$ cat flow/design.v
module pow2_LUT(
    input logic [1:0] selector, 
    output logic [31:0] out
);
always_comb 
begin
    case(selector)
        2'b00: out = 32'b1_0000000000000000000000000000000;
        2'b01: out = 32'b0_1101011101000100111111001100101;
        2'b10: out = 32'b0_1011010100000100111100110011001;
        2'b11: out = 32'b0_1001100000110111111100000101000;
        default: out = 'b0;
    endcase
end
endmodule
module LPW_pow2 #(
    parameter POW_FW = 15, 
    parameter POW_BW = 16,
    parameter BW = 8, 
    parameter FW = 2
)(
    input [BW-1:0] vec_in,
    output [POW_BW-1:0] vec_out
);
wire [BW-1:FW] int_part;
wire [FW-1:0] frac_part;
wire [BW-1:FW] shift_int;
wire [31:0] LUT_out;
wire [31:0] LUT_inter;
wire [BW-1:0] comp_in;
assign comp_in = ~vec_in + 1;
assign int_part = comp_in[BW-1:FW];
assign frac_part = comp_in[FW-1:0];
pow2_LUT LUT(
    .selector(frac_part),
    .out(LUT_out)
);
assign LUT_inter = LUT_out >> int_part;
assign vec_out = LUT_inter[31:16];
endmodule
module pow2 #(
    parameter BW = 8,
    parameter VEC_SIZE = 5,
    parameter FW = 2,
    parameter POW_BW = 16,
    parameter POW_FW = 15
)(
    input [VEC_SIZE-1:0][BW-1:0] vec_in,
    input [BW-1:0] max_in,
    output [VEC_SIZE-1:0][POW_BW-1:0] pow_out
);
wire [VEC_SIZE-1:0][BW-1:0] normed_in;
genvar i;
generate
    for(i = 0; i < VEC_SIZE; i++)
    begin : c
        assign normed_in[i] = vec_in[i] - max_in;
    end
endgenerate
generate
    for (i = 0; i < VEC_SIZE; i++)
    begin : pow_gen
        LPW_pow2 #(.BW(BW), .FW(FW), .POW_BW(POW_BW), .POW_FW(POW_FW)) power_linear (
            .vec_in(normed_in[i]),
            .vec_out(pow_out[i])
        );
    end
endgenerate
endmodule
module int_max #(
    parameter BW = 8,
    parameter FW = 2,
    parameter VEC_SIZE = 5
    )(
    input wire [VEC_SIZE-1:0][BW-1:0] int_max_in,
    output wire [BW-1:0] max_out
);
wire [2*VEC_SIZE-1:1][BW-1:0] int_max_tree;
function [BW-1:0] ciel;
    input [BW-1:0] in_val;
    begin
        if(in_val[FW-1:0] != 0)
        begin
            ciel = {in_val[BW-1:FW], 2'b00} + {{BW-3{1'b0}},3'b100};
        end
        else
        begin
            ciel = {in_val[BW-1:FW], 2'b00};
        end
    end
endfunction
genvar i;
generate
    for(i = 0; i < VEC_SIZE; i = i + 1)
    begin : base
        assign int_max_tree[i + VEC_SIZE] = ciel(int_max_in[i]);
    end
    for(i = VEC_SIZE-1; i > 0; i = i - 1)
    begin : rest
        assign int_max_tree[i] = ($signed(int_max_tree[i*2]) < $signed(int_max_tree[i*2 + 1]))? int_max_tree[i*2+1] : int_max_tree[i*2];
    end
endgenerate
assign max_out = int_max_tree[1];
endmodule
module reduction #(
    parameter BW = 16,
    parameter FW = 15,
    parameter OUT_BW = 16,
    parameter OUT_FW = 6,
    parameter VEC_SIZE = 5
)(
    input wire [VEC_SIZE-1:0][BW-1:0] vec_in,
    output wire [OUT_BW-1:0] vec_out
);
    wire [2*VEC_SIZE-1:1][31:0] tree;
    genvar i;
    generate
        for(i = 0; i < VEC_SIZE; i++)
        begin : a
            assign tree[i + VEC_SIZE] = {{(32-BW){1'b0}}, vec_in[i]};
        end
        for(i = VEC_SIZE-1; i > 0; i--)
        begin : b
            assign tree[i] = tree[2*i] + tree[2*i+1];
        end
    endgenerate
    assign vec_out = tree[1][24:9];
endmodule
module unnormed_softmax #(
    parameter BW = 8,
    parameter FW = 2,
    parameter POW_BW = 16,
    parameter POW_FW = 15,
    parameter ACCUM_BW = 16,
    parameter ACCUM_FW = 6,
    parameter VEC_SIZE = 4
)(
    input [VEC_SIZE-1:0][BW-1:0] vec_in,
    output [VEC_SIZE-1:0][POW_BW-1:0] vec_out,
    output [BW-1:0] max_out,
    output [ACCUM_BW-1:0] sum_out
);
    wire [BW-1:0] max_val;
    int_max #(.BW(BW), .FW(FW), .VEC_SIZE(VEC_SIZE)) max_instance(
        .int_max_in(vec_in),
        .max_out(max_val)
    );
    wire [VEC_SIZE-1:0][POW_BW-1:0] pow_vals;
    pow2 #( .BW(BW), .VEC_SIZE(VEC_SIZE), .FW(FW), .POW_BW(POW_BW), .POW_FW(POW_FW)) pow_2_unit(
        .vec_in(vec_in),
        .max_in(max_val),
        .pow_out(pow_vals)
    );
    wire [ACCUM_BW-1:0] sum;
    reduction #(.BW(POW_BW), .FW(POW_FW), .OUT_BW(ACCUM_BW), .OUT_FW(ACCUM_FW), .VEC_SIZE(VEC_SIZE)) accum_unit(
        .vec_in(pow_vals),
        .vec_out(sum)
    );
    assign vec_out = pow_vals;
    assign sum_out = sum;
    assign max_out = max_val;
endmodule
module reciep_MLUT (
    input logic [3:0] selector,
    output logic [15:0] value
);
always_comb 
begin  
    case(selector)
        'd0: value = 16'b1000000001000001;
        'd1: value = 16'b1111111111100000;
        'd2: value = 16'b1111111111110110;
        'd3: value = 16'b1111111111111011;
        'd4: value = 16'b1111111111111101;
        'd5: value = 16'b1111111111111110;
        'd6: value = 16'b1111111111111111;
        'd7: value = 16'b1111111111111111;
        'd8: value = 16'b0;
        'd9: value = 16'b0; 
        default:
        value = 'b0;
    endcase
end
endmodule
module reciep_CLUT (
    input logic [3:0] selector,
    output logic [31:0] value
);
always_comb 
begin  
    case(selector)
        'd0: value = 32'b00000000000111111111111111000000;
        'd1: value = 32'b00000000000000000001100000000000;
        'd2: value = 32'b00000000000000000000110101010101;
        'd3: value = 32'b00000000000000000000100101010101;
        'd4: value = 32'b00000000000000000000011100110011;
        'd5: value = 32'b00000000000000000000010111011101;
        'd6: value = 32'b00000000000000000000010001001001;
        'd7: value = 32'b00000000000000000000110101010101;
        'd8: value = 32'b00000000000000000000001111000111;
        'd9: value = 32'b00000000000000000000001101100000;
        default:
        value = 'b0;
    endcase
end
endmodule
module norm #(
    parameter BW = 8,
    parameter ACCUM_BW = 16,
    parameter ACCUM_FW = 6,
    parameter VEC_SIZE = 10
)(
    input [VEC_SIZE-1:0][ACCUM_BW-1:0] vec_in,
    input [ACCUM_BW-1:0] denom_in,
    input [BW-1:0] max,
    output [VEC_SIZE-1:0][31:0] vec_out
);
logic [3:0] sel_wire;
assign sel_wire = denom_in[ACCUM_FW+3:ACCUM_FW];
wire [15:0] m_val;
wire [31:0] c_val;
wire [31:0] reciep_val_mult;
wire [31:0] reciep_val;
reciep_MLUT MLUT(
    .selector(sel_wire),
    .value(m_val)
);
reciep_CLUT CLUT(
    .selector(sel_wire),
    .value(c_val)
);
assign reciep_val_mult = m_val *  denom_in;
assign reciep_val = reciep_val_mult + c_val;
wire [VEC_SIZE-1:0][31:0] div_out;
genvar i;
generate
    for(i = 0; i < VEC_SIZE; i++) 
    begin : a
        assign div_out[i] = vec_in[i] * reciep_val;
    end
endgenerate
generate
    for(i = 0; i < VEC_SIZE; i++) 
    begin : p
        assign vec_out[i] = div_out[i];
    end
endgenerate
endmodule
module softermax #(
    parameter BW = 8,
    parameter FW = 2,
    parameter POW_BW = 16,
    parameter POW_FW = 6,
    parameter ACCUM_BW = 16,
    parameter ACCUM_FW = 6,
    parameter VEC_SIZE = 10
)(
    input clk,
    input  [VEC_SIZE*BW-1:0] unnormed_in,
    output [VEC_SIZE*32-1:0] final_softmax
);
    logic [ACCUM_BW-1:0] sum_out;
    logic [VEC_SIZE-1:0][POW_BW-1:0] pow_out;
    logic [BW-1:0] max_out;
    logic [ACCUM_BW-1:0] sum_out_q;
    logic [VEC_SIZE-1:0][POW_BW-1:0] pow_out_q;
    logic [BW-1:0] max_out_q;
    logic [VEC_SIZE-1:0][31:0] soft_out;
    logic [VEC_SIZE-1:0][31:0] soft_out_q;
    logic [VEC_SIZE-1:0][BW-1:0] unnormed_in_q;
    always_ff @(posedge clk)
    begin
        unnormed_in_q <= unnormed_in;
        sum_out_q <= sum_out;
        pow_out_q <= pow_out;
        max_out_q <= max_out;
        soft_out_q <= soft_out;
    end
    unnormed_softmax #(.VEC_SIZE(VEC_SIZE), .BW(BW), .FW(FW), .POW_BW(POW_BW), .POW_FW(POW_FW), .ACCUM_BW(ACCUM_BW), .ACCUM_FW(ACCUM_FW)) unnormed_instance(
        .vec_in(unnormed_in_q),
        .vec_out(pow_out),
        .sum_out(sum_out),
        .max_out(max_out)
    );
    norm #(.VEC_SIZE(VEC_SIZE), .BW(BW), .ACCUM_BW(ACCUM_BW), .ACCUM_FW(ACCUM_FW)) norm_unit(
        .vec_in(pow_out_q),
        .denom_in(sum_out_q),
        .max(max_out_q),
        .vec_out(soft_out)
    );
    assign final_softmax = soft_out_q;
endmodule
$ cat flow/run.sh
#!/bin/bash
# the make line also repeats each setting of config.mk as NAME=value (left out here)
make -C /OpenROAD-flow-scripts/flow DESIGN_CONFIG=/design/flow/config.mk WORK_HOME=/design/flow/orfs CLKGATE_MAP_FILE= finish
$ cat flow/config.mk
export PLATFORM = sky130hd
export DESIGN_NAME = softermax
export DESIGN_NICKNAME = softermax
export VERILOG_FILES = /design/flow/design.v
export SDC_FILE = /design/flow/constraint.sdc
export NUM_CORES = 4
export LEC_CHECK = 0
export CAP_MARGIN = 20
export CORE_MARGIN = 2
export CORE_UTILIZATION = 40
export SLEW_MARGIN = 20
$ cat flow/constraint.sdc
create_clock -name core_clock -period 18.3 [get_ports {clk}]
set_input_delay 3.6600 -clock core_clock [delete_from_list [all_inputs] [get_ports {clk}]]
set_output_delay 3.6600 -clock core_clock [all_outputs]
set_load 0.01 [all_outputs]
==> results of run 1 <==
-- cell type report --
| type | instances | area (sq um) |
|---|---|---|
| Antenna cell | 16 | 40.0 |
| Clock buffer | 107 | 2380 |
| Inverter | 3515 | 13200 |
| Sequential cell | 592 | 11900 |
| Tap cell | 4794 | 6000 |
| Timing Repair Buffer | 783 | 7180 |
| Multi-Input combinational cell | 11400 | 118000 |
| Fill cell | 35500 | 203000 |
| Clock inverter | 53 | 687 |
-- routing by layer --
metal	vias up	share of wire	global-route usage
met3	593	0.065	0.0343
met4	2	0.035	0.0747
met5	-	0.000030	0
met2	3360	0.47	0.395
met1	56000	0.43	0.326
li1	48100	-	-
-- timing repair --
action	CTS	global route
resized	1	109
setup buffers	3	18
setup endpoints to repair	1	27
cloned	0	1
pin swaps	2	28
-- stage by stage --
stage | setup WS [ps]
after floorplan | 350
after global placement | -9.54
after detailed placement | -67.4
after CTS | 1.23
after global routing | -127
final | 959
==> impl_metrics.ini, run 1 <==
; physical design summary
[synth]
avgSynthCellArea_sq_um = 8.87
syn_area_sq_um = 145000
mux_share = 0.0109
ys_top_logic_family = adder cells
syn_nets = 20700
top_area_frac = 0.448
common_cells = inv_1 (3,512), fa_1 (3,253), nand2_1 (2,945), and2_1 (1,181), ha_1 (997)
synth_top_cell_by_area = fa_1
ff_type = dfxtp_1
synth_cell_types = 98
ys_sh_aoi = 0.0480
syn_inst = 16400
synthXorXnorAreaFrac = 0.0448
synth_flop_count = 592
yosysMostFrequentCell = inv_1
async_reset_ff_frac = 0
synth-edff-count = 0
synth_seq_share = 0.0816
ys_sh_adder = 0.534
ys_sh_simple = 0.167
yosys_cells = 16400
yosys_warnings = 5
yosys-top-cells-area = fa_1 (45%), inv_1 (9.1%), ha_1 (8.6%)
yosys-stat-area_sq_um = 145000

[job]
warning_count = 95
drv_cap = 0

[timing]
max_slew.worst_pin.slew_ps = 1130
fin_hold_ws_ps = 821
slew-limit-headroom = 0.243
fin_crit_sh = 0.948
drv_slew = 0
report.final.setup_viol = 0
max_freq_mhz = 57.7
post-route-min-period_ps = 17340
tns_ps = 0
hold_viol_final = 0
fin_skew_ps = 77.5

[drt]
ant_nets = 0
vias = 108000
first_pass_iters = 6
drc = 0
viasPerCell = 5.09
wl_per_cell_microns = 20.2
wirelength_microns = 428000
drt_iter0_markers = 6662

[place]
place.gp.congestion = 0.920
placedCellCount = 21000
place_area_sq_um = 155000
port_buffers = 400
post-dp-hpwl_microns = 325000

[clock_tree]
clk_pin_slew_ps = 60
hold_buffers = 0
clockBufferDepth = 4
cts_tree = done
htreeDepth = 3
cts_buffers = 90
cts_sinks = 592
clock.latency.late_pin_ps = 880
cts_root_buf = clkbuf_16

[min_path]
hold_end = soft_out_q[64]$_DFF_P_
worstHoldStart = pow_out_q[32]$_DFF_P_
hold_depth = 2
worst_hold_path_type = reg -> reg

[grt]
grt_remaining_overflow = 0
grt_pass1_vias = 115000
grt_pass1_wl_microns = 681000
grt_usage = 0.240
grt_max_degree = 113
antenna_found_initial = 38

[worst_setup_path]
critPathBufInv = 13
crit_path_top_delay_cell = fa_1
cp.depth = 89
cp.required_ps = 19080
rr_worst_depth = 89
crit_family = adder cells
critPathMaxStageDelay_ps = 570
crit_top_cell = inv_1
critPathCaptureType = register
cp-start-kind = register
reg2reg_to = norm_unit.c_val[8]$_DFF_P_
critPathKind = reg -> reg
crit_end = norm_unit.c_val[8]$_DFF_P_
r2r_setup_slack_ps = 960
worstReg2RegStart = unnormed_in_q[66]$_DFF_P_
arrival_ps = 18120
setup.worst_path.start = unnormed_in_q[66]$_DFF_P_
cp_max_fo = 8

[floorplanning]
fp_util = 0.401
ios = 401
fp.dieW_microns = 607
die_h_microns = 607
rows = 221
core_sq_um = 362000
die-area_sq_um = 368000

[layout]
area_delta_synth_final_pct = 9.48
final_cell_area_sq_um = 159000
fin_util = 0.440
stdcell_count = 21200
nNetsFinal = 20700

[outcome]
status = no timing/DRC/antenna violations
==> run 2: changes to the inputs <==
- CAP_MARGIN: 20 -> 15
- CORE_UTILIZATION: 40 -> 72
- CTS_CLUSTER_SIZE: unset -> 43
- SETUP_SLACK_MARGIN: unset -> -0.96
- clock period: 18.3 -> 9.82 ns (I/O delays scaled with it)
==> run 2 against run 1 <==
Against the previous run: the run now fails in global routing; die area decreased by 44%; area after synthesis unchanged; synthesized cell count unchanged.
==> impl_metrics.ini, run 2 <==
; flow metrics
[outcome]
status = stopped before the end
haltStage = global routing
error = [ERROR GRT-0116] Global routing finished with congestion. Check the congestion regions in the DRC Viewer.

[floorplanning]
die_h_microns = 453
ios = 401
core_sq_um = 200000
die-area_sq_um = 205000
fp_util = 0.726
rows = 164
fp.dieW_microns = 453

[synth]
synth_flop_count = 592
yosys-stat-area_sq_um = 145000
yosys_cells = 16400
ys_sh_simple = 0.167
syn_inst = 16400
avgSynthCellArea_sq_um = 8.87
ff_type = dfxtp_1
yosys_warnings = 5
synth_seq_share = 0.0816
syn_nets = 20700
synth_top_cell_by_area = fa_1
synth-edff-count = 0
yosys-top-cells-area = fa_1 (45%), inv_1 (9.1%), ha_1 (8.6%)
synth_cell_types = 98
ys_sh_adder = 0.534
top_area_frac = 0.448
yosysMostFrequentCell = inv_1
synthXorXnorAreaFrac = 0.0448
async_reset_ff_frac = 0
mux_share = 0.0109
syn_area_sq_um = 145000
common_cells = inv_1 (3,512), fa_1 (3,253), nand2_1 (2,945), and2_1 (1,181), ha_1 (997)
ys_top_logic_family = adder cells
ys_sh_aoi = 0.0480

[clock_tree]
hold_buffers = 0
htreeDepth = 3
cts_buffers = 78
cts_sinks = 592
cts_root_buf = clkbuf_16
clockBufferDepth = 3

[place]
post-dp-hpwl_microns = 417000
port_buffers = 400
place.gp.congestion = 1.03

[grt]
grt_usage = 0.795
grt_remaining_overflow = 1551
## run 2: per-layer routing
layer / GRT overflow / track usage
met3: 223 / 0.700
met2: 630 / 0.926
met4: 451 / 0.702
met1: 209 / 0.797
met5: 38 / 0.600
## run 2: timing repair
action / CTS
gates resized: 289
endpoints found under the setup margin: 205
cloned: 6
pin swaps: 202
buffers inserted: 126
## run 2: through the flow
stage	worst slack (ps)	std cells	hold WS (ps)	cell area, sq um	utilization
4_1_cts	-6590	21100	784	175000	0.874
2_1_floorplan	-6420	16400	554	147000	-
3_3_place_gp	-6860	20900	765	170000	0.848
3_5_place_dp	-7270	20900	784	170000	0.848
==> run 3: changes to the inputs <==
- HOLD_SLACK_MARGIN: unset -> 0.28
- SETUP_SLACK_MARGIN: -0.96 -> 1.84
- clock period: 9.82 -> 9.66 ns (I/O delays scaled with it)
==> run 3 against run 2 <==
Against the previous run: the run again fails in global routing; die area unchanged; synthesized cell count did not move; area after synthesis unchanged.
==> impl_metrics.ini, run 3 <==
; flow metrics
[place]
place_area_sq_um = 171000
placedCellCount = 20900
pre_cts_ws_ps = -7680
port_buffers = 400
place.gp.congestion = 1.03
post-dp-hpwl_microns = 423000

[synth]
yosys_warnings = 5
synthXorXnorAreaFrac = 0.0448
ff_type = dfxtp_1
ys_sh_adder = 0.534
ys_top_logic_family = adder cells
yosysMostFrequentCell = inv_1
mux_share = 0.0109
synth-edff-count = 0
synth_top_cell_by_area = fa_1
syn_nets = 20700
avgSynthCellArea_sq_um = 8.87
yosys_cells = 16400
synth_seq_share = 0.0816
top_area_frac = 0.448
syn_area_sq_um = 145000
yosys-stat-area_sq_um = 145000
ys_sh_simple = 0.167
synth_cell_types = 98
synth_flop_count = 592
ys_sh_aoi = 0.0480
yosys-top-cells-area = fa_1 (45%), inv_1 (9.1%), ha_1 (8.6%)
async_reset_ff_frac = 0
common_cells = inv_1 (3,512), fa_1 (3,253), nand2_1 (2,945), and2_1 (1,181), ha_1 (997)
syn_inst = 16400

[clock_tree]
cts_sinks = 592
hold_buffers = 0
clockBufferDepth = 3
cts_buffers = 78
cts_root_buf = clkbuf_16
htreeDepth = 3

[floorplanning]
rows = 164
die-area_sq_um = 205000
die_h_microns = 453
fp.dieW_microns = 453
ios = 401
core_sq_um = 200000
fp_util = 0.726

[grt]
grt_usage = 0.777
grt_remaining_overflow = 533

[outcome]
haltStage = global routing
status = stopped before the end
error = [ERROR GRT-0116] Global routing finished with congestion. Check the congestion regions in the DRC Viewer.
==> run 3: stage by stage <==
stage	utilization	hold slack, ps
2_1_floorplan	-	554
3_3_place_gp	0.856	712
3_5_place_dp	0.856	754
4_1_cts	0.877	771
==> run 3: per-layer routing <==
layer	overflow	track usage
met4	182	0.689
met3	90	0.684
met5	8	0.532
met1	54	0.778
met2	199	0.911
==> run 3: repair_timing <==
action	4_1_cts
endpoints found under the setup margin	440
resized	181
setup buffers	68
pin swaps	76
==> run 4: changes to the inputs <==
- CAP_MARGIN: 15 -> 20
- CTS_CLUSTER_DIAMETER: unset -> 43
- CTS_CLUSTER_SIZE: 43 -> unset
- HOLD_SLACK_MARGIN: 0.28 -> unset
- PLACE_DENSITY: unset -> 0.67
- SETUP_SLACK_MARGIN: 1.84 -> 2.4
- clock period: 9.66 -> 9.99 ns (I/O delays scaled with it)
==> run 4 against run 3 <==
Against the previous run: the flow again stops in global routing; synthesized cell count is the same; area after synthesis is the same; die area is the same.
==> impl_metrics.ini, run 4 <==
; flow metrics
[clock_tree]
clockBufferDepth = 3
cts_buffers = 116
hold_buffers = 0
htreeDepth = 3
cts_root_buf = clkbuf_16
cts_sinks = 592

[synth]
synth_cell_types = 98
avgSynthCellArea_sq_um = 8.87
yosys-stat-area_sq_um = 145000
synth_top_cell_by_area = fa_1
yosys-top-cells-area = fa_1 (45%), inv_1 (9.1%), ha_1 (8.6%)
synth-edff-count = 0
syn_nets = 20700
ys_sh_adder = 0.534
yosys_warnings = 5
ys_sh_simple = 0.167
ff_type = dfxtp_1
synth_flop_count = 592
syn_inst = 16400
ys_top_logic_family = adder cells
mux_share = 0.0109
synthXorXnorAreaFrac = 0.0448
yosys_cells = 16400
ys_sh_aoi = 0.0480
async_reset_ff_frac = 0
top_area_frac = 0.448
syn_area_sq_um = 145000
common_cells = inv_1 (3,512), fa_1 (3,253), nand2_1 (2,945), and2_1 (1,181), ha_1 (997)
synth_seq_share = 0.0816
yosysMostFrequentCell = inv_1

[grt]
grt_usage = 0.697
grt_remaining_overflow = 218

[place]
post-dp-hpwl_microns = 417000
port_buffers = 400
pre_cts_ws_ps = -7110
place_area_sq_um = 170000
place.gp.congestion = 1.01

[floorplanning]
rows = 164
ios = 401
fp_util = 0.726
die_h_microns = 453
fp.dieW_microns = 453
core_sq_um = 200000
die-area_sq_um = 205000

[outcome]
haltStage = global routing
status = stopped before the end
error = [ERROR GRT-0116] Global routing finished with congestion. Check the congestion regions in the DRC Viewer.
==> run 4: per-layer routing <==
layer,GRT usage,overflow
met4,0.631,91
met3,0.573,35
met1,0.689,3
met5,0.359,5
met2,0.865,84
==> run 4: metrics by stage <==
step	instances
after CTS	21100
after detailed placement	20900
after global placement	20900
after floorplan	16400
==> run 4: repair_timing <==
action / 4_1_cts
pin swaps: 71
setup buffers: 63
resized: 194
hold endpoints to repair: 0
endpoints found under the setup margin: 448
==> run 5: changes to the inputs <==
- CAP_MARGIN: 20 -> 0
- CELL_PAD_IN_SITES_DETAIL_PLACEMENT: unset -> 0
- CTS_CLUSTER_DIAMETER: 43 -> 80
- CTS_CLUSTER_SIZE: unset -> 36
- GPL_ROUTABILITY_DRIVEN: unset -> 1
- GPL_TIMING_DRIVEN: unset -> 1
- PLACE_DENSITY: 0.67 -> 0.6
- SETUP_SLACK_MARGIN: 2.4 -> -1.12
- SLEW_MARGIN: 20 -> 35
- clock period: 9.99 -> 14.7 ns (I/O delays scaled with it)
==> run 5 against run 4 <==
Against the previous run: now fails the layout checks on negative setup slack; synthesized cell count stayed put; die area stayed put; area after synthesis stayed put.
==> impl_metrics.ini, run 5 <==
; physical design summary
[floorplanning]
fp.dieW_microns = 453
die-area_sq_um = 205000
fp_util = 0.726
core_sq_um = 200000
ios = 401
die_h_microns = 453
rows = 164

[drt]
viasPerCell = 5.95
wl_per_cell_microns = 22.0
drc = 0
ant_nets = 0
drt_iter0_markers = 10800
wirelength_microns = 432000
vias = 117000
first_pass_iters = 7

[worst_setup_path]
critPathMaxStageDelay_ps = 530
critPathBufInv = 16
cp.depth = 92
r2r_setup_slack_ps = -2150
crit_path_top_delay_cell = fa_1
cp-start-kind = register
cp.required_ps = 15380
critPathKind = reg -> reg
crit_end = norm_unit.c_val[8]$_DFF_P_
critPathCaptureType = register
cp_max_fo = 7
reg2reg_to = norm_unit.c_val[8]$_DFF_P_
worstReg2RegStart = unnormed_in_q[64]$_DFF_P_
arrival_ps = 17530
crit_family = AND-OR/OR-AND gates
crit_top_cell = a21oi_2
setup.worst_path.start = unnormed_in_q[64]$_DFF_P_
rr_worst_depth = 92

[clock_tree]
cts_tree = done
htreeDepth = 2
clk_pin_slew_ps = 100
cts_root_buf = clkbuf_16
cts_buffers = 58
clockBufferDepth = 3
clock.latency.late_pin_ps = 810
cts_sinks = 592

[grt]
grt_pass1_wl_microns = 693000
grt_max_degree = 113
busiest_layer = met2
grt_usage = 0.434
antenna_found_initial = 27
grt_remaining_overflow = 0
grt_use_met2 = 0.698
use_met1 = 0.530
grt_pass1_vias = 131000
met3_usage = 0.108

[synth]
synthXorXnorAreaFrac = 0.0448
ys_sh_simple = 0.167
ff_type = dfxtp_1
ys_sh_adder = 0.534
avgSynthCellArea_sq_um = 8.87
yosys-top-cells-area = fa_1 (45%), inv_1 (9.1%), ha_1 (8.6%)
synth_flop_count = 592
syn_inst = 16400
yosys_cells = 16400
mux_share = 0.0109
synth_top_cell_by_area = fa_1
top_area_frac = 0.448
yosysMostFrequentCell = inv_1
synth-edff-count = 0
syn_nets = 20700
yosys_warnings = 5
synth_cell_types = 98
syn_area_sq_um = 145000
ys_sh_aoi = 0.0480
synth_seq_share = 0.0816
async_reset_ff_frac = 0
common_cells = inv_1 (3,512), fa_1 (3,253), nand2_1 (2,945), and2_1 (1,181), ha_1 (997)
yosys-stat-area_sq_um = 145000
ys_top_logic_family = adder cells

[timing]
post-route-min-period_ps = 16850
fin_skew_ps = 65.7
tns_ps = -55060
max_freq_mhz = 59.4
fin_crit_sh = 1.15
hold_viol_final = 0
max_slew.worst_pin.slew_ps = 1060
rsz0062_at_grt = yes
report.final.setup_viol = 32
fin_ws_ps = -2150
slew-limit-headroom = 0.291
drv_slew = 0

[layout]
nNetsFinal = 21200
area_delta_synth_final_pct = 10.4
fin_util = 0.802

[min_path]
hold_depth = 2
worst_hold_path_type = reg -> reg
worstHoldStart = pow_out_q[112]$_DFF_P_
hold_end = soft_out_q[224]$_DFF_P_

[job]
drv_cap = 0
warning_count = 100

[place]
pre_cts_ws_ps = -2490
port_buffers = 400
post-dp-hpwl_microns = 329000
place.gp.congestion = 1.00

[outcome]
status = failed layout checks
so.violations = negative setup slack
[run 5: layout make-up]
cell class,instances,area (sq um)
Clock inverter,46,832
Fill cell,12400,39600
Multi-Input combinational cell,11400,118000
Timing Repair Buffer,1339,11600
Sequential cell,592,11900
Tap cell,2656,3320
Antenna cell,20,50.0
Inverter,3515,13200
Clock buffer,63,1490
[run 5: metal layers]
layer  part of all wire  wire length [microns]
met1               0.35                 149000
met2               0.46                 201000
met3               0.12                  50200
met4              0.073                  31700
met5            0.00026                    112
[run 5: per-stage QoR]
| step | hold WS, ps | instances | cell area [sq um] |
|---|---|---|---|
| 2_1_floorplan | 571 | 16400 | 146000 |
| 3_3_place_gp | 742 | 19400 | 157000 |
| 3_5_place_dp | 781 | 19400 | 157000 |
| 4_1_cts | 780 | 19600 | 160000 |
| 5_1_grt | 795 | 19600 | 160000 |
| 6_report | 812 | 19600 | 160000 |
[run 5: timing repair]
| item | 4_1_cts | 5_1_grt |
|---|---|---|
| endpoints found under the hold margin | 0 | 0 |
| buffers inserted | 26 | 15 |
| gates cloned | 1 | 0 |
| setup endpoints to repair | 30 | 32 |
| resized | 42 | 44 |
| pin swaps | 20 | 24 |
| hold buffers | 0 | 0 |
==> run 6: changes to the inputs <==
- CAP_MARGIN: 0 -> 10
- CELL_PAD_IN_SITES_DETAIL_PLACEMENT: 0 -> unset
- CTS_CLUSTER_DIAMETER: 80 -> unset
- CTS_CLUSTER_SIZE: 36 -> 35
- GPL_ROUTABILITY_DRIVEN: 1 -> unset
- GPL_TIMING_DRIVEN: 1 -> unset
- PLACE_DENSITY: 0.6 -> unset
- SETUP_SLACK_MARGIN: -1.12 -> -1.06
- SLEW_MARGIN: 35 -> 20
- clock period: 14.7 -> 13.8 ns (I/O delays scaled with it)
==> run 6 against run 5 <==
Against the previous run: via count rose by 3.7%; clock skew fell by 17 ps; routed wire length rose by 5.8%; register-to-register slack got worse by 740 ps; cell count rose by 2.3%; setup slack got worse by 740 ps; critical path depth fell by 1; critical path type unchanged; the layout still fails its checks (negative setup slack); hold slack got worse by 31 ps; sequential cell count did not move.
==> impl_metrics.ini, run 6 <==
; physical design summary
[outcome]
status = failed layout checks
so.violations = negative setup slack

[synth]
synthXorXnorAreaFrac = 0.0448
yosysMostFrequentCell = inv_1
synth_flop_count = 592
avgSynthCellArea_sq_um = 8.87
ff_type = dfxtp_1
ys_sh_aoi = 0.0480
ys_sh_simple = 0.167
top_area_frac = 0.448
yosys_warnings = 5
async_reset_ff_frac = 0
ys_sh_adder = 0.534
common_cells = inv_1 (3,512), fa_1 (3,253), nand2_1 (2,945), and2_1 (1,181), ha_1 (997)
mux_share = 0.0109
syn_inst = 16400
synth_seq_share = 0.0816
syn_nets = 20700
syn_area_sq_um = 145000
yosys_cells = 16400
yosys-top-cells-area = fa_1 (45%), inv_1 (9.1%), ha_1 (8.6%)
synth-edff-count = 0
yosys-stat-area_sq_um = 145000
synth_top_cell_by_area = fa_1
synth_cell_types = 98
ys_top_logic_family = adder cells

[worst_setup_path]
crit_top_cell = a21oi_2
cp.required_ps = 14410
crit_family = adder cells
rr_worst_depth = 91
setup.worst_path.start = unnormed_in_q[48]$_DFF_P_
reg2reg_to = norm_unit.c_val[8]$_DFF_P_
r2r_setup_slack_ps = -2890
critPathBufInv = 14
cp-start-kind = register
cp_max_fo = 6
critPathCaptureType = register
critPathMaxStageDelay_ps = 540
worstReg2RegStart = unnormed_in_q[48]$_DFF_P_
arrival_ps = 17300
critPathKind = reg -> reg
cp.depth = 91
crit_path_top_delay_cell = fa_1
crit_end = norm_unit.c_val[8]$_DFF_P_

[place]
place.gp.congestion = 0.968
place_area_sq_um = 161000
placedCellCount = 19800
pre_cts_ws_ps = -3290
port_buffers = 400
post-dp-hpwl_microns = 347000

[drt]
viasPerCell = 6.04
first_pass_iters = 10
wirelength_microns = 457000
ant_nets = 0
wl_per_cell_microns = 22.8
vias = 121000
drt_iter0_markers = 11800
drc = 0

[timing]
report.final.setup_viol = 42
fin_skew_ps = 49.1
fin_ws_ps = -2890
fin_hold_ws_ps = 781
max_slew.worst_pin.slew_ps = 1280
fin_crit_sh = 1.21
slew-limit-headroom = 0.148
max_freq_mhz = 59.9
hold_viol_final = 0
tns_ps = -81580
drv_slew = 0
post-route-min-period_ps = 16690
rsz0062_at_grt = yes

[clock_tree]
clock.latency.late_pin_ps = 760
cts_tree = done
hold_buffers = 0
clk_pin_slew_ps = 60
htreeDepth = 3
clockBufferDepth = 3
cts_buffers = 79
cts_root_buf = clkbuf_16
cts_sinks = 592

[job]
warning_count = 96
drv_cap = 0

[layout]
logic_area_sq_um = 118000
nFillCells = 11200
stdcell_count = 20100
seq_area_sq_um = 11900
area_delta_synth_final_pct = 13.3
final_cell_area_sq_um = 165000
nNetsFinal = 21600

[floorplanning]
rows = 164
die_h_microns = 453
fp_util = 0.726
fp.dieW_microns = 453
die-area_sq_um = 205000
core_sq_um = 200000
ios = 401

[grt]
grt_remaining_overflow = 0
grt_usage = 0.458
antenna_found_initial = 26
grt_pass1_wl_microns = 726000
grt_pass1_vias = 137000
met3_usage = 0.131
busiest_layer = met2
use_met1 = 0.540
grt_use_met2 = 0.725
grt_max_degree = 113

[min_path]
hold_depth = 2
worst_hold_path_type = reg -> reg
hold_end = soft_out_q[64]$_DFF_P_
worstHoldStart = pow_out_q[32]$_DFF_P_
-- run 6: per-stage QoR --
step,util
finish,0.823
global route,0.822
CTS,0.819
detailed placement,0.802
global placement,0.802
floorplan,-
-- run 6: final cells by class --
| class | count | share of cell area |
|---|---|---|
| diodes | 33 | 0.000502 |
| clock buffers | 103 | 0.0136 |
| clock inverters | 41 | 0.00347 |
| inverters | 3515 | 0.0803 |
| multi-input cells | 11400 | 0.720 |
| flip-flops and latches | 592 | 0.0721 |
| well taps | 2656 | 0.0202 |
| repair buffers | 1742 | 0.0899 |
-- run 6: timing repair --
action,CTS,global route
gates resized,81,96
setup endpoints to repair,32,32
setup buffers,25,23
pin swaps,40,43
-- run 6: routing by layer --
layer | vias up | routed length [microns]
met3 | 3123 | 56800
li1 | 50000 | -
met5 | - | 280
met1 | 59200 | 151000
met4 | 24 | 39600
met2 | 8783 | 209000
==> run 7: changes to the inputs <==
- CAP_MARGIN: 10 -> 20
- CELL_PAD_IN_SITES_DETAIL_PLACEMENT: unset -> 0
- CORE_ASPECT_RATIO: unset -> 0.52
- CTS_CLUSTER_SIZE: 35 -> 36
- GPL_ROUTABILITY_DRIVEN: unset -> 1
- GPL_TIMING_DRIVEN: unset -> 1
- PLACE_DENSITY_LB_ADDON: unset -> 0.0
- SETUP_SLACK_MARGIN: -1.06 -> 3.39
- SLEW_MARGIN: 20 -> 10
- clock period: 13.8 -> 14.7 ns (I/O delays scaled with it)
==> run 7 against run 6 <==
Against the previous run: still fails the layout checks on negative setup slack; register-to-register slack improved by 640 ps; area after synthesis unchanged; critical path depth decreased by 5; sequential share of layout area about the same; critical endpoint unchanged; hold slack got worse by 200 ps; routed wire length increased by 3.0%; design area increased by 0.75%.
==> impl_metrics.ini, run 7 <==
; physical design summary
[outcome]
status = failed layout checks
so.violations = negative setup slack

[layout]
nFillCells = 12000
final_cell_area_sq_um = 166000
area_delta_synth_final_pct = 14.1
nNetsFinal = 21500

[worst_setup_path]
cp-start-kind = register
worstReg2RegStart = unnormed_in_q[50]$_DFF_P_
cp_max_fo = 6
critPathCaptureType = register
crit_family = AND-OR/OR-AND gates
cp.required_ps = 15310
arrival_ps = 17560
cp.depth = 86
rr_worst_depth = 86
reg2reg_to = norm_unit.c_val[8]$_DFF_P_
critPathKind = reg -> reg
r2r_setup_slack_ps = -2250
setup.worst_path.start = unnormed_in_q[50]$_DFF_P_
critPathMaxStageDelay_ps = 540
crit_path_top_delay_cell = fa_1
crit_end = norm_unit.c_val[8]$_DFF_P_
critPathBufInv = 20

[drt]
wirelength_microns = 471000
first_pass_iters = 9
wl_per_cell_microns = 23.6
drc = 0
drt_iter0_markers = 14000
vias = 118000
ant_nets = 0
viasPerCell = 5.94

[synth]
synth_seq_share = 0.0816
yosys_cells = 16400
yosys-stat-area_sq_um = 145000
synthXorXnorAreaFrac = 0.0448
yosys-top-cells-area = fa_1 (45%), inv_1 (9.1%), ha_1 (8.6%)
synth_cell_types = 98
ys_sh_adder = 0.534
syn_nets = 20700
ys_sh_simple = 0.167
synth_top_cell_by_area = fa_1
ff_type = dfxtp_1
syn_area_sq_um = 145000
mux_share = 0.0109
yosys_warnings = 5
top_area_frac = 0.448
async_reset_ff_frac = 0
common_cells = inv_1 (3,512), fa_1 (3,253), nand2_1 (2,945), and2_1 (1,181), ha_1 (997)
synth_flop_count = 592
ys_top_logic_family = adder cells
avgSynthCellArea_sq_um = 8.87
ys_sh_aoi = 0.0480
synth-edff-count = 0
yosysMostFrequentCell = inv_1
syn_inst = 16400

[timing]
max_freq_mhz = 59.0
fin_hold_ws_ps = 579
report.final.setup_viol = 32
hold_viol_final = 0
fin_ws_ps = -2250
tns_ps = -60220
slew-limit-headroom = 0.115
max_slew.worst_pin.slew_ps = 1330
post-route-min-period_ps = 16950
rsz0062_at_grt = yes
fin_crit_sh = 1.15
fin_skew_ps = 38.4
drv_slew = 0

[clock_tree]
clockBufferDepth = 3
htreeDepth = 3
clock.latency.late_pin_ps = 760
clk_pin_slew_ps = 70
cts_sinks = 592
hold_buffers = 0
cts_buffers = 69
cts_tree = done
cts_root_buf = clkbuf_16

[grt]
met3_usage = 0.203
antenna_found_initial = 37
grt_pass1_vias = 124000
grt_use_met2 = 0.629
grt_max_degree = 129
busiest_layer = met1
grt_remaining_overflow = 0
grt_pass1_wl_microns = 725000
grt_usage = 0.468
use_met1 = 0.663

[job]
warning_count = 97
drv_cap = 0

[floorplanning]
ios = 401
core_sq_um = 200000
die_h_microns = 328
rows = 118
fp_util = 0.727
die-area_sq_um = 206000
fp.dieW_microns = 627

[min_path]
worst_hold_path_type = reg -> reg
hold_depth = 1
worstHoldStart = pow_out_q[128]$_DFF_P_
hold_end = soft_out_q[256]$_DFF_P_

[place]
port_buffers = 400
place_area_sq_um = 159000
place.gp.congestion = 1.02
post-dp-hpwl_microns = 342000
==> run 7: per-stage QoR <==
step                      setup WS [ps]   util  std cells
after floorplan                   -1540      -      16400
after global placement            -2280  0.794      19600
after detailed placement          -2600  0.794      19600
after CTS                         -1790  0.821      19900
after global routing              -2940  0.830      19900
final                             -2250  0.830      19900
==> run 7: routing by layer <==
layer,up-vias,wire length [microns]
met2,9428,184000
met1,57700,180000
li1,49700,-
met3,1594,80900
met4,42,25000
met5,-,646
==> run 7: what timing repair did <==
action / 4_1_cts / 5_1_grt
setup endpoints to repair: 174 / 181
pin swaps: 154 / 143
gates resized: 310 / 253
cloned: 10 / 5
hold endpoints to repair: 0 / 0
setup buffers: 123 / 58
==> run 7: cell type report <==
cell class                 count  area [sq um]  area share
antenna                       18          45.0    0.000272
clock buffer                  90          1940      0.0117
clock inverter                36           478     0.00288
timing repair buffer        1600         14500      0.0872
inverter                    3515         13200      0.0798
multi-input combinational  11400        120000       0.726
sequential                   592         11900      0.0717
tap                         2700          3380      0.0204
==> run 8: changes to the inputs <==
- ABC_AREA: unset -> 1
- CELL_PAD_IN_SITES_DETAIL_PLACEMENT: 0 -> unset
- CORE_ASPECT_RATIO: 0.52 -> 0.69
- CTS_CLUSTER_DIAMETER: unset -> 397
- CTS_CLUSTER_SIZE: 36 -> 10
- GPL_ROUTABILITY_DRIVEN: 1 -> unset
- GPL_TIMING_DRIVEN: 1 -> unset
- PLACE_DENSITY: unset -> 0.4
- PLACE_DENSITY_LB_ADDON: 0.0 -> unset
- SETUP_SLACK_MARGIN: 3.39 -> 4.24
- SLEW_MARGIN: 10 -> 20
- TNS_END_PERCENT: unset -> 5
- clock period: 14.7 -> 14.1 ns (I/O delays scaled with it)
==> run 8 against run 7 <==
Against the previous run: via count down 0.74%; critical path depth up 7; sequential share of layout area up 0.43 points; still fails the layout checks on negative setup slack; global-route usage up 0.81 points; die area down 2.4%; hold slack better by 71 ps; sequential cell count unchanged.
==> impl_metrics.ini, run 8 <==
; physical design summary
[timing]
fin_hold_ws_ps = 650
fin_skew_ps = 39.4
max_slew.worst_pin.slew_ps = 1280
rsz0062_at_grt = yes
drv_slew = 0
slew-limit-headroom = 0.140
fin_ws_ps = -71.3
max_freq_mhz = 70.6
fin_crit_sh = 1.01
post-route-min-period_ps = 14170
report.final.setup_viol = 13
hold_viol_final = 0

[floorplanning]
rows = 135
die_h_microns = 373
die-area_sq_um = 201000
fp_util = 0.723
fp.dieW_microns = 538
ios = 401
core_sq_um = 196000

[min_path]
hold_depth = 2
worstHoldStart = pow_out_q[112]$_DFF_P_
hold_end = soft_out_q[224]$_DFF_P_
worst_hold_path_type = reg -> reg

[grt]
grt_remaining_overflow = 0
grt_max_degree = 89
grt_usage = 0.476
antenna_found_initial = 38
grt_pass1_vias = 121000
grt_pass1_wl_microns = 717000

[job]
drv_cap = 0
warning_count = 91

[worst_setup_path]
crit_family = adder cells
cp_max_fo = 8
arrival_ps = 14780
cp-start-kind = register
crit_end = norm_unit.c_val[6]$_DFF_P_
crit_path_top_delay_cell = fa_1
setup.worst_path.start = unnormed_in_q[48]$_DFF_P_
critPathMaxStageDelay_ps = 530
crit_top_cell = nand2_2
critPathBufInv = 23
cp.required_ps = 14710
r2r_setup_slack_ps = -70
worstReg2RegStart = unnormed_in_q[48]$_DFF_P_
rr_worst_depth = 93
critPathCaptureType = register
cp.depth = 93
reg2reg_to = norm_unit.c_val[6]$_DFF_P_
critPathKind = reg -> reg

[synth]
yosys-stat-area_sq_um = 142000
syn_nets = 21500
syn_inst = 17200
syn_area_sq_um = 142000
ys_top_logic_family = adder cells
ys_sh_simple = 0.151
synthXorXnorAreaFrac = 0.0410
yosysMostFrequentCell = inv_1
avgSynthCellArea_sq_um = 8.27
synth_cell_types = 62
ys_sh_adder = 0.547
ff_type = dfxtp_1
mux_share = 0.000564
async_reset_ff_frac = 0
yosys_cells = 17200
top_area_frac = 0.459
yosys_warnings = 5
ys_sh_aoi = 0.0415
common_cells = inv_1 (4,247), nand2_1 (3,946), fa_1 (3,253), nor2_1 (1,157), ha_1 (997)
yosys-top-cells-area = fa_1 (46%), inv_1 (11%), nand2_1 (10%)
synth_flop_count = 592
synth_top_cell_by_area = fa_1
synth-edff-count = 0
synth_seq_share = 0.0835

[drt]
viasPerCell = 5.81
drt_iter0_markers = 14100
wirelength_microns = 465000
drc = 0
ant_nets = 0
first_pass_iters = 9
vias = 118000
wl_per_cell_microns = 22.9

[clock_tree]
htreeDepth = 3
clk_pin_slew_ps = 60
cts_buffers = 69
clock.latency.late_pin_ps = 740
cts_tree = done
clockBufferDepth = 3
cts_sinks = 592
cts_root_buf = clkbuf_16

[place]
place.gp.congestion = 1.03
post-dp-hpwl_microns = 355000
port_buffers = 400
pre_cts_ws_ps = -529
place_area_sq_um = 152000

[layout]
area_delta_synth_final_pct = 10.1
nFillCells = 13500
nNetsFinal = 21900
final_cell_area_sq_um = 156000

[outcome]
status = failed layout checks
so.violations = negative setup slack
## run 8: through the flow
| step | setup TNS [ps] | utilization | cells |
|---|---|---|---|
| finish | -380 | 0.797 | 20300 |
| CTS | 0 | 0.790 | 20200 |
| global placement | -7120 | 0.776 | 20100 |
| detailed placement | -10320 | 0.776 | 20100 |
| global route | -15770 | 0.796 | 20200 |
| floorplan | 0 | - | 17200 |
## run 8: final cells by class
class	count	area (sq um)	share of cell area
Clock buffer	72	1760	0.0113
Inverter	4308	16300	0.104
Antenna cell	29	72.6	0.000465
Sequential cell	592	11900	0.0760
Tap cell	2603	3260	0.0208
Clock inverter	7	103	0.000657
Timing Repair inverter	2	13.8	0.0000881
Timing Repair Buffer	1178	10300	0.0657
Multi-Input combinational cell	11500	113000	0.721
## run 8: timing repair
item                                    in CTS  in global routing
hold buffers                                 0                  0
gates cloned                                 1                  1
pin swaps                                   53                 91
endpoints found under the setup margin     225                241
gates resized                              141                238
buffers inserted                            52                 27
## run 8: metal layers
metal,wire [microns],vias to the layer above,track usage
met1,171000,56700,0.652
met2,179000,9146,0.635
met4,29000,52,0.230
met5,453,-,0.0106
li1,-,50100,-
met3,85200,1651,0.224
==> run 9: changes to the inputs <==
- ABC_AREA: 1 -> unset
- CAP_MARGIN: 20 -> 15
- CORE_ASPECT_RATIO: 0.69 -> unset
- CTS_CLUSTER_DIAMETER: 397 -> 142
- CTS_CLUSTER_SIZE: 10 -> 38
- PLACE_DENSITY: 0.4 -> unset
- SETUP_SLACK_MARGIN: 4.24 -> unset
- TNS_END_PERCENT: 5 -> unset
- clock period: 14.1 -> 9.49 ns (I/O delays scaled with it)
==> run 9 against run 8 <==
Against the previous run: die area is 2.4% higher; the flow now stops in global routing; area after synthesis is 2.4% higher; synthesized cell count is 4.5% lower.
==> impl_metrics.ini, run 9 <==
; flow metrics
[outcome]
status = stopped before the end
haltStage = global routing
error = [ERROR GRT-0116] Global routing finished with congestion. Check the congestion regions in the DRC Viewer.

[synth]
syn_nets = 20700
ys_sh_adder = 0.534
yosys-top-cells-area = fa_1 (45%), inv_1 (9.1%), ha_1 (8.6%)
yosys_warnings = 5
ys_top_logic_family = adder cells
synth_seq_share = 0.0816
top_area_frac = 0.448
mux_share = 0.0109
synth-edff-count = 0
synth_cell_types = 98
synthXorXnorAreaFrac = 0.0448
syn_inst = 16400
ys_sh_aoi = 0.0480
async_reset_ff_frac = 0
yosysMostFrequentCell = inv_1
syn_area_sq_um = 145000
common_cells = inv_1 (3,512), fa_1 (3,253), nand2_1 (2,945), and2_1 (1,181), ha_1 (997)
yosys_cells = 16400
synth_top_cell_by_area = fa_1
synth_flop_count = 592
yosys-stat-area_sq_um = 145000
ys_sh_simple = 0.167
avgSynthCellArea_sq_um = 8.87
ff_type = dfxtp_1

[place]
place.gp.congestion = 1.01
post-dp-hpwl_microns = 425000
place_area_sq_um = 172000
port_buffers = 400
pre_cts_ws_ps = -7750

[clock_tree]
cts_root_buf = clkbuf_16
cts_sinks = 592
cts_buffers = 28
clockBufferDepth = 3
hold_buffers = 0
htreeDepth = 1

[floorplanning]
fp_util = 0.726
core_sq_um = 200000
die_h_microns = 453
rows = 164
ios = 401
die-area_sq_um = 205000
fp.dieW_microns = 453

[grt]
grt_usage = 0.787
grt_remaining_overflow = 1072
==> run 9: metrics by stage <==
stage	setup TNS [ps]	hold slack, ps	std cells
after floorplan	-323900	554	16400
after CTS	-548670	810	21100
after detailed placement	-662780	779	20900
after global placement	-536590	769	20900
==> run 9: routing by layer <==
metal,GRT usage,overflow
met1,0.775,111
met5,0.583,20
met4,0.716,297
met3,0.699,155
met2,0.921,489
==> run 9: repair_timing <==
action | 4_1_cts
endpoints found under the hold margin | 0
gates resized | 315
pin swaps | 128
setup endpoints to repair | 399
buffers inserted | 97
gates cloned | 5
==> run 10: changes to the inputs <==
- CAP_MARGIN: 15 -> 20
- CELL_PAD_IN_SITES_DETAIL_PLACEMENT: unset -> 0
- CORE_UTILIZATION: 72 -> 55
- CTS_CLUSTER_DIAMETER: 142 -> unset
- CTS_CLUSTER_SIZE: 38 -> unset
- GPL_ROUTABILITY_DRIVEN: unset -> 0
- GPL_TIMING_DRIVEN: unset -> 0
- PLACE_DENSITY: unset -> 0.6
- SETUP_SLACK_MARGIN: unset -> -1.12
- SLEW_MARGIN: 20 -> 10
- clock period: 9.49 -> 15.8 ns (I/O delays scaled with it)
==> run 10 against run 9 <==
Against the previous run: the layout now fails its checks (negative setup slack); area after synthesis unchanged; die area increased by 31%; synthesized cell count unchanged.
==> impl_metrics.ini, run 10 <==
; physical design summary
[outcome]
status = failed layout checks
so.violations = negative setup slack

[synth]
synth_seq_share = 0.0816
syn_area_sq_um = 145000
synthXorXnorAreaFrac = 0.0448
ys_sh_aoi = 0.0480
mux_share = 0.0109
synth_cell_types = 98
syn_inst = 16400
common_cells = inv_1 (3,512), fa_1 (3,253), nand2_1 (2,945), and2_1 (1,181), ha_1 (997)
ys_sh_simple = 0.167
syn_nets = 20700
yosysMostFrequentCell = inv_1
ys_sh_adder = 0.534
yosys_warnings = 5
yosys-top-cells-area = fa_1 (45%), inv_1 (9.1%), ha_1 (8.6%)
top_area_frac = 0.448
synth_flop_count = 592
yosys-stat-area_sq_um = 145000
ff_type = dfxtp_1
synth-edff-count = 0
synth_top_cell_by_area = fa_1
avgSynthCellArea_sq_um = 8.87
ys_top_logic_family = adder cells
yosys_cells = 16400
async_reset_ff_frac = 0

[worst_setup_path]
crit_family = adder cells
crit_top_cell = inv_1
r2r_setup_slack_ps = -1860
cp_max_fo = 8
reg2reg_to = norm_unit.c_val[8]$_DFF_P_
cp-start-kind = register
cp.required_ps = 16520
rr_worst_depth = 94
critPathMaxStageDelay_ps = 500
arrival_ps = 18380
critPathBufInv = 19
crit_end = norm_unit.c_val[8]$_DFF_P_
critPathKind = reg -> reg
setup.worst_path.start = unnormed_in_q[48]$_DFF_P_
worstReg2RegStart = unnormed_in_q[48]$_DFF_P_
critPathCaptureType = register
crit_path_top_delay_cell = fa_1
cp.depth = 94

[layout]
logic_area_sq_um = 118000
seq_area_sq_um = 11900
final_cell_area_sq_um = 161000
area_delta_synth_final_pct = 10.9
nFillCells = 23800
nNetsFinal = 21400

[grt]
grt_max_degree = 18
grt_usage = 0.427
grt_pass1_vias = 117000
grt_remaining_overflow = 0
grt_pass1_wl_microns = 818000
antenna_found_initial = 102

[min_path]
hold_depth = 3
worstHoldStart = pow_out_q[131]$_DFF_P_
worst_hold_path_type = reg -> reg
hold_end = soft_out_q[287]$_DFF_P_

[drt]
drc = 0
drt_iter0_markers = 12600
viasPerCell = 5.70
wirelength_microns = 568000
ant_nets = 0
wl_per_cell_microns = 27.3
vias = 119000
first_pass_iters = 6

[timing]
rsz0062_at_grt = yes
max_freq_mhz = 56.6
fin_hold_ws_ps = 792
post-route-min-period_ps = 17660
max_slew.worst_pin.slew_ps = 1420
hold_viol_final = 0
report.final.setup_viol = 56
fin_skew_ps = 106
slew-limit-headroom = 0.0558
drv_slew = 0
tns_ps = -56150
fin_ws_ps = -1860
fin_crit_sh = 1.12

[job]
warning_count = 90
drv_cap = 0

[floorplanning]
fp.dieW_microns = 518
die-area_sq_um = 268000
ios = 401
rows = 188
die_h_microns = 518
core_sq_um = 263000
fp_util = 0.554

[clock_tree]
clockBufferDepth = 4
cts_buffers = 81
cts_sinks = 592
clock.latency.late_pin_ps = 880
cts_tree = done
htreeDepth = 3
cts_root_buf = clkbuf_16
clk_pin_slew_ps = 60
hold_buffers = 0

[place]
pre_cts_ws_ps = -4420
place_area_sq_um = 156000
post-dp-hpwl_microns = 468000
port_buffers = 400
==> run 10: per-stage QoR <==
step	util	instances
2_1_floorplan	-	16400
3_3_place_gp	0.586	20300
3_5_place_dp	0.593	20400
4_1_cts	0.609	20600
5_1_grt	0.613	20700
6_report	0.614	20800
==> run 10: repair_timing <==
action / in CTS / in global routing
endpoints found under the setup margin: 32 / 36
endpoints found under the hold margin: 0 / 0
gates resized: 193 / 97
buffers inserted: 90 / 45
pin swaps: 62 / 45
==> run 10: area by class of cell <==
type,instances,area share
multi-input combinational,11400,0.734
antenna,125,0.00194
timing repair buffer,648,0.0415
inverter,3515,0.0820
clock buffer,106,0.0142
buffer,879,0.0222
tap,3515,0.0273
sequential,592,0.0737
clock inverter,36,0.00275
==> run 10: per-layer routing <==
metal | track usage | part of all wire | routed length [microns] | vias to the layer above
li1 | - | - | - | 49800
met1 | 0.543 | 0.37 | 208000 | 59300
met2 | 0.581 | 0.39 | 224000 | 7793
met3 | 0.204 | 0.16 | 90300 | 1785
met4 | 0.264 | 0.078 | 44300 | 54
met5 | 0.00871 | 0.0010 | 568 | -
==> run 11: changes to the inputs <==
- CELL_PAD_IN_SITES_DETAIL_PLACEMENT: 0 -> unset
- CORE_ASPECT_RATIO: unset -> 1.04
- CORE_UTILIZATION: 55 -> 70
- GPL_ROUTABILITY_DRIVEN: 0 -> unset
- GPL_TIMING_DRIVEN: 0 -> unset
- MIN_ROUTING_LAYER: unset -> met2
- PLACE_DENSITY: 0.6 -> unset
- SETUP_SLACK_MARGIN: -1.12 -> unset
- SLEW_MARGIN: 10 -> 40
- clock period: 15.8 -> 17.1 ns (I/O delays scaled with it)
==> run 11 against run 10 <==
Against the previous run: the flow now stops in global routing; synthesized cell count is the same; area after synthesis unchanged; die area decreased by 21%.
==> impl_metrics.ini, run 11 <==
; flow metrics
[floorplanning]
rows = 170
die-area_sq_um = 211000
fp_util = 0.704
ios = 401
die_h_microns = 469
fp.dieW_microns = 451
core_sq_um = 206000

[synth]
yosys-stat-area_sq_um = 145000
ys_sh_aoi = 0.0480
yosys_warnings = 5
avgSynthCellArea_sq_um = 8.87
synth_flop_count = 592
synth_top_cell_by_area = fa_1
common_cells = inv_1 (3,512), fa_1 (3,253), nand2_1 (2,945), and2_1 (1,181), ha_1 (997)
synth-edff-count = 0
yosysMostFrequentCell = inv_1
top_area_frac = 0.448
syn_inst = 16400
ys_top_logic_family = adder cells
ff_type = dfxtp_1
yosys_cells = 16400
synth_cell_types = 98
ys_sh_adder = 0.534
syn_nets = 20700
synth_seq_share = 0.0816
mux_share = 0.0109
yosys-top-cells-area = fa_1 (45%), inv_1 (9.1%), ha_1 (8.6%)
async_reset_ff_frac = 0
syn_area_sq_um = 145000
synthXorXnorAreaFrac = 0.0448
ys_sh_simple = 0.167

[place]
post-dp-hpwl_microns = 364000
place_area_sq_um = 155000
port_buffers = 400
place.gp.congestion = 1.06
placedCellCount = 19300

[grt]
grt_usage = 0.781
grt_remaining_overflow = 801

[clock_tree]
cts_sinks = 592
clockBufferDepth = 3
htreeDepth = 3
cts_buffers = 79
cts_root_buf = clkbuf_16

[outcome]
haltStage = global routing
status = stopped before the end
error = [ERROR GRT-0116] Global routing finished with congestion. Check the congestion regions in the DRC Viewer.
[run 11: repair_timing]
action	4_1_cts
hold buffers	0
setup endpoints to repair	26
gates cloned	0
endpoints found under the hold margin	0
setup buffers	21
resized	79
pin swaps	34
[run 11: metrics by stage]
stage                     setup slack (ps)  hold WS [ps]   util
after floorplan                       9.31           571      -
after global placement                -731           765  0.751
after detailed placement              -874           783  0.752
after CTS                             6.34           799  0.768
[run 11: routing by layer]
metal,GRT overflow,global-route usage
met4,198,0.604
met1,-,-
met3,362,0.874
met5,81,0.574
met2,160,0.813
==> run 12: changes to the inputs <==
- ABC_AREA: unset -> 1
- CAP_MARGIN: 20 -> 15
- CORE_ASPECT_RATIO: 1.04 -> 0.58
- CORE_UTILIZATION: 70 -> 40
- CTS_CLUSTER_SIZE: unset -> 77
- GPL_ROUTABILITY_DRIVEN: unset -> 0
- GPL_TIMING_DRIVEN: unset -> 1
- MAX_ROUTING_LAYER: unset -> met4
- MIN_ROUTING_LAYER: met2 -> unset
- PLACE_DENSITY_LB_ADDON: unset -> 0.26
- clock period: 17.1 -> 17.5 ns (I/O delays scaled with it)
==> run 12 against run 11 <==
Against the previous run: now clean on timing, DRC and antenna; die area grew 70%; area after synthesis decreased by 2.4%; synthesized cell count rose by 4.8%.
==> impl_metrics.ini, run 12 <==
; physical design summary
[drt]
first_pass_iters = 6
viasPerCell = 5.12
drc = 0
vias = 112000
ant_nets = 0
wirelength_microns = 505000
wl_per_cell_microns = 23.0
drt_iter0_markers = 11800

[synth]
ys_sh_adder = 0.547
synth_flop_count = 592
async_reset_ff_frac = 0
synth_top_cell_by_area = fa_1
synth_seq_share = 0.0835
ys_sh_simple = 0.151
yosys-stat-area_sq_um = 142000
common_cells = inv_1 (4,247), nand2_1 (3,946), fa_1 (3,253), nor2_1 (1,157), ha_1 (997)
top_area_frac = 0.459
syn_area_sq_um = 142000
syn_nets = 21500
mux_share = 0.000564
syn_inst = 17200
yosys-top-cells-area = fa_1 (46%), inv_1 (11%), nand2_1 (10%)
synth-edff-count = 0
ys_top_logic_family = adder cells
yosysMostFrequentCell = inv_1
avgSynthCellArea_sq_um = 8.27
synth_cell_types = 62
synthXorXnorAreaFrac = 0.0410
yosys_warnings = 5
ff_type = dfxtp_1
yosys_cells = 17200
ys_sh_aoi = 0.0415

[place]
port_buffers = 400
placedCellCount = 21800
post-dp-hpwl_microns = 394000
pre_cts_ws_ps = 308

[worst_setup_path]
arrival_ps = 17160
critPathKind = reg -> reg
crit_top_cell = nand2_1
critPathBufInv = 18
cp.depth = 93
worstReg2RegStart = unnormed_in_q[72]$_DFF_P_
critPathMaxStageDelay_ps = 530
crit_family = adder cells
critPathCaptureType = register
rr_worst_depth = 93
cp.required_ps = 18170
crit_path_top_delay_cell = fa_1
setup.worst_path.start = unnormed_in_q[72]$_DFF_P_
cp_max_fo = 10
crit_end = norm_unit.c_val[6]$_DFF_P_
r2r_setup_slack_ps = 1020
cp-start-kind = register
reg2reg_to = norm_unit.c_val[6]$_DFF_P_

[min_path]
hold_depth = 2
worst_hold_path_type = reg -> reg
hold_end = soft_out_q[32]$_DFF_P_
worstHoldStart = pow_out_q[16]$_DFF_P_

[floorplanning]
die_h_microns = 458
die-area_sq_um = 360000
core_sq_um = 353000
fp_util = 0.402
rows = 166
fp.dieW_microns = 786
ios = 401

[layout]
nNetsFinal = 21500
stdcell_count = 21900
area_delta_synth_final_pct = 9.03
fin_util = 0.438

[clock_tree]
clk_pin_slew_ps = 70
htreeDepth = 3
clockBufferDepth = 3
hold_buffers = 0
cts_tree = done
cts_sinks = 592
cts_root_buf = clkbuf_16
cts_buffers = 80
clock.latency.late_pin_ps = 800

[grt]
grt_remaining_overflow = 0
grt_usage = 0.295
grt_pass1_vias = 114000
antenna_found_initial = 34
grt_max_degree = 94
grt_pass1_wl_microns = 762000

[outcome]
status = no timing/DRC/antenna violations

[timing]
max_slew.worst_pin.slew_ps = 965
slew-limit-headroom = 0.356
max_freq_mhz = 60.7
fin_skew_ps = 67.2
tns_ps = 0
report.final.setup_viol = 0
drv_slew = 0
rsz0062_at_grt = no
fin_crit_sh = 0.942
fin_ws_ps = 1020
post-route-min-period_ps = 16480
hold_viol_final = 0

[job]
warning_count = 86
drv_cap = 0
[run 12: area by class of cell]
cell class	instances	area (sq um)
clock buffer	88	2080
tap	4704	5890
timing repair buffer	695	6420
antenna	34	85.1
clock inverter	59	797
timing repair inverter	1	5.00
sequential	592	11900
multi-input combinational	11500	111000
fill	35000	198000
inverter	4308	16200
[run 12: per-stage QoR]
stage	hold slack, ps	instance area (sq um)
after global routing	610	155000
after CTS	581	154000
after floorplan	443	142000
after detailed placement	558	152000
final	589	155000
after global placement	562	151000
[run 12: per-layer routing]
metal	GRT usage	part of all wire	up-vias	wire, microns
met5	-	0	-	0
li1	-	-	49100	-
met2	0.389	0.39	6097	195000
met1	0.438	0.45	56400	227000
met4	0.0684	0.030	0	15400
met3	0.0878	0.13	643	67800
[run 12: timing repair]
item	CTS	global route
setup endpoints to repair	0	29
resized	0	33
buffers inserted	0	5
hold endpoints to repair	0	0
